## 04-05
==> flow/design.v <==
module slave_apb ( 
                   output reg [ 8-1 : 0 ]   prdata, 			 
                   output reg                         pready, 			 
                   output reg                         pslverr,			 
		   input                	      penable,                   
                   input                	      pwrite, 			 
                   input 	         	      psel,  			 
                   input                              pclk,   			 
                   input                	      presetn, 			 
                   input      [ 8-1 : 0 ]   paddr,  			 
                   input      [ 8-1 : 0 ]   pwdata 			 
                   );
  parameter         IDLE    = 2'd0;              				 
  parameter         SETUP   = 2'd1;
  parameter         ENABLE  = 2'd2;
  reg   [ 2-1 : 0 ]   pre_state;   					 
  reg   [ 2-1 : 0 ]   nxt_state;
  reg   [ 8-1 : 0 ]    mem [ 0 : 200 ]; 		 
  reg   [ 8-1 : 0 ]    prdata_c;
  reg pready_c;
  reg pslverr_c;
  reg mem_we_c;
  always @ ( posedge pclk or negedge presetn )
  	begin 
    	     if ( ! presetn )
      			pre_state <= IDLE;
    	     else 
      			pre_state <= nxt_state;
  	end 
  always @ ( * ) 
  	begin
    		prdata_c   = 8'd0;
    		pslverr_c  = 1'b0;
    		pready_c   = 1'b0;
    		mem_we_c   = 1'b0;
    	 	nxt_state  = IDLE;     
		case ( pre_state )
			IDLE   : begin  
          				if ( psel == 1 ) 
            					nxt_state = SETUP;
	        			else
          				     begin
            					nxt_state = IDLE;
  	        				prdata_c = 8'd0;
          				     end
        			end  
      		      SETUP  : begin  
          				nxt_state  = ENABLE;
        			end  
		     ENABLE : begin  
				    pready_c = psel;
						if ( psel == 1 )   
              						nxt_state    = SETUP;
            					else
              						nxt_state    = IDLE; 
		      		    if(paddr <= 200)
          				begin
            					pslverr_c      = 1'b0;
	         				 if(!pwrite)      
              						prdata_c     = mem [ paddr ];
            					else 
	            					mem_we_c     = psel;
          			        end  
				else
				        pslverr_c     = psel;
        		     end  
                  default : nxt_state = IDLE;
    endcase
  end  
  always @ ( posedge pclk )
  	if ( mem_we_c )
  		mem [ paddr ] <= pwdata;
  always @ ( posedge pclk or negedge presetn)
 	 begin
    		if ( ! presetn)
    			begin
      				prdata    <= 8'b0;
      				pready    <= 1'b0;
      				pslverr   <= 1'b0;
    			end  
    	     else
    		begin
      			pready  <= pready_c;
      		   if ( ( pre_state == ENABLE ) )
      			begin
        			prdata  <= prdata_c;
        			pslverr <= pslverr_c;
      			end
    		end
  	end
endmodule
clock: 3.03 ns
lec_check: 0
abc_area: 0
cap_margin: 0
cell_pad_in_sites_detail_placement: 0
core_margin: 2
core_utilization: 72
cts_cluster_diameter: 213
cts_cluster_size: 14
hold_slack_margin: 0.27
place_density_lb_addon: 0.12
setup_slack_margin: 0.87
slew_margin: 25
tns_end_percent: 85
run.sh (not shown) runs the stock make flow with config.mk's settings and CLKGATE_MAP_FILE=.
--- input diff 04-05..03-14 ---
Settings: clearing TNS_END_PERCENT, which used to be 85; swapping 0.12 for 0.13 in PLACE_DENSITY_LB_ADDON; swapping 14 for 13 in CTS_CLUSTER_SIZE; swapping 0.27 for 0.3 in HOLD_SLACK_MARGIN; clearing ABC_AREA, which used to be 0; clearing CELL_PAD_IN_SITES_DETAIL_PLACEMENT, which used to be 0; swapping 25 for 20 in SLEW_MARGIN; swapping 213 for 312 in CTS_CLUSTER_DIAMETER.
Findings:
Relative to 04-05, 03-14 improves maximum clock frequency. Count of hold buffers inserted by post-cts repair ended up 2 higher on 03-14 than on 04-05. 03-14 vs 04-05 — sum of routed wire length over all layers dropped slightly. For routed via count, 04-05 and 03-14 come out practically identical.

Starts from the design.v that is shown in full above.
Settings: LEC_CHECK=0, CAP_MARGIN=20, CORE_MARGIN=2, CORE_UTILIZATION=72, CTS_CLUSTER_SIZE=13, PLACE_DENSITY_LB_ADDON=0.02, SETUP_SLACK_MARGIN=0.87, SLEW_MARGIN=20; clock period 3.03 ns.
Edit:
CTS_CLUSTER_DIAMETER = 41   (was default)
CTS_CLUSTER_SIZE = 15   (was 13)
PLACE_DENSITY = 0.38   (was default)
PLACE_DENSITY_LB_ADDON = default   (was 0.02)
SETUP_SLACK_MARGIN = 0.88   (was 0.87)
Result:
- final cell count stays flat
- non-clock buffer count does not change
- power is higher by 2.5%
- maximum frequency is higher by 1.4%
- routed wire length is lower by about 2.8%
- synthesized cell count is unchanged
- critical path depth is lower by 3
Edit:
ABC_AREA = 0   (was default)
CAP_MARGIN = 0   (was 20)
CTS_CLUSTER_DIAMETER = 312   (was 41)
CTS_CLUSTER_SIZE = 13   (was 15)
HOLD_SLACK_MARGIN = 0.3   (was default)
PLACE_DENSITY = default   (was 0.38)
PLACE_DENSITY_LB_ADDON = 0.13   (was default)
SETUP_SLACK_MARGIN = 0.89   (was 0.88)
The new run produced a clean layout.
Clock-buffer cell count came out lower by 18.
Sequential power is about the same.
Non-clock buffer count grows by 59.
Synthesized cell count does not change.
Sequential share of layout area goes up by 0.18 points.
Core utilization came out lower by 0.22 points.
Total power decreases by 5.1%.
Routed wire length came out higher by 13%.
First-iteration DRC count climbs by 12%.
Setup slack improved by 45 ps.
Edit:
ABC_AREA = 1   (was 0)
CORE_ASPECT_RATIO = 1.43   (was default)
CTS_CLUSTER_DIAMETER = 326   (was 312)
CTS_CLUSTER_SIZE = 10   (was 13)
HOLD_SLACK_MARGIN = default   (was 0.3)
PLACE_DENSITY = 0.35   (was default)
PLACE_DENSITY_LB_ADDON = default   (was 0.13)
SETUP_SLACK_MARGIN = 0.91   (was 0.89)
SLEW_MARGIN = 40   (was 20)
Result: Synthesized cell count rose by 100%; worst hold slack got worse by 250 ps; combinational power rose by about 4%; total power rose by 4.9%.

Setup of run A:
Starts from the design.v that is shown in full above.
make LEC_CHECK=0 CAP_MARGIN=0 CELL_PAD_IN_SITES_DETAIL_PLACEMENT=0 CORE_MARGIN=2 CORE_UTILIZATION=72 CTS_CLUSTER_DIAMETER=213 CTS_CLUSTER_SIZE=15 HOLD_SLACK_MARGIN=0.29 PLACE_DENSITY=0.69 SETUP_SLACK_MARGIN=0.78 SLEW_MARGIN=40 TNS_END_PERCENT=60 finish   # period 3.03 ns
> inputs changed (run A -> run B)
diff --git a/flow/config.mk b/flow/config.mk
--- a/flow/config.mk
+++ b/flow/config.mk
@@ -8,2 +8 @@
-export CAP_MARGIN = 0
-export CELL_PAD_IN_SITES_DETAIL_PLACEMENT = 0
+export CAP_MARGIN = 20
@@ -12 +11 @@
-export CTS_CLUSTER_DIAMETER = 213
+export CTS_CLUSTER_DIAMETER = 41
@@ -14,2 +13 @@
-export HOLD_SLACK_MARGIN = 0.29
-export PLACE_DENSITY = 0.69
+export PLACE_DENSITY = 0.38
@@ -17,2 +15 @@
-export SLEW_MARGIN = 40
-export TNS_END_PERCENT = 60
+export SLEW_MARGIN = 20
--- outcome ---
Across run A and run B, the outcome is the same: a clean finish for every run.
Number of levels in the clock H-tree for run B is higher than for run A.
Side by side, fraction of the cycle the final worst path needs turned out lower in run B than in run A.
The worst slack on hold paths reported for run B is smaller than that of run A by 0.054 ns.
Here is what was changed in the inputs of run C compared with run B.
diff --git a/flow/config.mk b/flow/config.mk
--- a/flow/config.mk
+++ b/flow/config.mk
@@ -8,0 +9 @@
+export CELL_PAD_IN_SITES_DETAIL_PLACEMENT = 0
@@ -11 +12 @@
-export CTS_CLUSTER_DIAMETER = 41
+export CTS_CLUSTER_DIAMETER = 213
@@ -13 +14,2 @@
-export PLACE_DENSITY = 0.38
+export HOLD_SLACK_MARGIN = -0.07
+export PLACE_DENSITY = 0.63
@@ -15 +17,2 @@
-export SLEW_MARGIN = 20
+export SLEW_MARGIN = 25
+export TNS_END_PERCENT = 40
### Flow results
Compared to run B, run C reaches a lower achievable clock.
Buffer depth of the longest clock path: run C vs run B, no meaningful difference
Looking at final critical-path setup slack, run C sits 0.11 ns below run B.
Input changes introduced in run D (baseline for comparison: run C):
diff --git a/flow/config.mk b/flow/config.mk
--- a/flow/config.mk
+++ b/flow/config.mk
@@ -11 +11 @@
-export CORE_UTILIZATION = 72
+export CORE_UTILIZATION = 71
@@ -13 +12,0 @@
-export CTS_CLUSTER_SIZE = 15
@@ -15,2 +14,2 @@
-export PLACE_DENSITY = 0.63
-export SETUP_SLACK_MARGIN = 0.78
+export PLACE_DENSITY_LB_ADDON = 0.25
+export SETUP_SLACK_MARGIN = 0.38
### Flow results
Sort run C and run D by fraction of area in registers, descending, and run C comes first. Relative to run C, critical path depth decreased by 1 in run D. The run showing the smaller wire length of the first global-routing pass is run C. Buffers plus inverters on the worst setup path: lower on run D. Capture point of the critical path: prdata[3]$_DFFE_PN0P_ -> run C, prdata[0]$_DFFE_PN0P_ -> run D. Looking at type of the worst setup path, the register to register result is from run C; the input pin to register one comes from run D.

== job 6084 ==
// slave_apb: RTL as listed in full above, without the edits since
clock: 5.02 ns
lec_check: 0
cap_margin: 20
core_margin: 2
core_utilization: 58
slew_margin: 20
Job 6084 finished end to end and its layout was clean on timing, DRC and antenna.
Here is what was changed in the inputs of job 4256 compared with job 6084.
-- flow/config.mk --
<<< job 6084, line 8
>>> job 4256, line 8
export ABC_AREA = 1
<<< job 6084, line 10
export CORE_UTILIZATION = 58
>>> job 4256, line 11
export CORE_UTILIZATION = 72
export CTS_CLUSTER_DIAMETER = 91
export CTS_CLUSTER_SIZE = 25
export PLACE_DENSITY_LB_ADDON = 0.26
export SETUP_SLACK_MARGIN = 0.83
<<< job 6084, line 12
>>> job 4256, line 17
export TNS_END_PERCENT = 5
==> flow/constraint.sdc <==
create_clock -name core_clock -period 3.14 [get_ports {pclk}]
set_input_delay 0.6280 -clock core_clock [delete_from_list [all_inputs] [get_ports {pclk}]]
set_output_delay 0.6280 -clock core_clock [all_outputs]
set_load 0.01 [all_outputs]
Changes observed in job 4256 relative to job 6084: share of total power in combinational logic now larger, post-route worst hold slack comparable, cell count now larger. The final reports for job 4256 and job 6084 show number of cells on the worst reg-to-reg path higher in the former. Number of cells after detailed placement (job 4256 over job 6084): increase, 69%.
Changes in job 3500 relative to job 4256:
-- flow/config.mk --
<<< job 4256, line 8
export ABC_AREA = 1
>>> job 3500, line 8
<<< job 4256, line 12
export CTS_CLUSTER_DIAMETER = 91
export CTS_CLUSTER_SIZE = 25
export PLACE_DENSITY_LB_ADDON = 0.26
export SETUP_SLACK_MARGIN = 0.83
>>> job 3500, line 11
export CTS_CLUSTER_SIZE = 15
export SETUP_SLACK_MARGIN = 0.78
<<< job 4256, line 17
export TNS_END_PERCENT = 5
>>> job 3500, line 14
==> flow/constraint.sdc <==
create_clock -name core_clock -period 3.03 [get_ports {pclk}]
set_input_delay 0.6060 -clock core_clock [delete_from_list [all_inputs] [get_ports {pclk}]]
set_output_delay 0.6060 -clock core_clock [all_outputs]
set_load 0.01 [all_outputs]
==> results <==
Looking at final cell count, job 3500 sits 40% lower than job 4256 does.
Between job 4256 and job 3500, wire length of the first global-routing pass decreased.
| setup slack | lower: job 3500 |
The final layout from job 3500, which completed every stage, passed the timing, design-rule and antenna checks at the end of the flow.
Delta (job 3500 minus job 4256): final hold slack saw a decrease; TritonCTS buffer count saw an increase; sequential share of layout area saw a decrease; ratio of final minimum period to clock period saw an increase.
Job 3500 against job 4256; total non-filler cell area in the finished layout is up slightly.
Setup changes, job 3500 to job 2520
-- flow/config.mk --
<<< job 3500, line 11
>>> job 2520, line 11
export CTS_CLUSTER_DIAMETER = 41
<<< job 3500, line 12
export SETUP_SLACK_MARGIN = 0.78
>>> job 2520, line 13
export PLACE_DENSITY = 0.38
export SETUP_SLACK_MARGIN = 0.87
==> comparison <==
Measured against each other, job 2520 and job 3500 differ in internal power summed over all cells, the lower figure coming from job 3500.
Reported for job 2520 and job 3500, sequential cell count turned out identical to the last digit.
Re weighted congestion reported at the end of routability-driven placement: job 2520 and job 3500 aren't equal, and the lower value belongs to job 2520.
From job 3500 to job 2520 the numbers moved as follows: core utilization of the finished layout shows an increase of 0.87 points, maximum clock frequency shows an increase of about 2.2%, routed wire length shows an increase of 4.3%.
Flip-flop and latch share of the layout cell area ends up higher on job 3500.
Min number of vias in the routed layout across job 2520 and job 3500: job 3500
Of job 2520 and job 3500, the run reporting the lower routed length on met1 was job 3500.
Startpoint of the most critical setup path: paddr[1] -> job 2520, paddr[0] -> job 3500
Die area came out exactly the same in job 2520 and job 3500.
Across both runs, worst-case vdd ir drop was lower for job 2520 than for job 3500.
Power figures rest on the tool's default switching activity, not on a simulated workload.
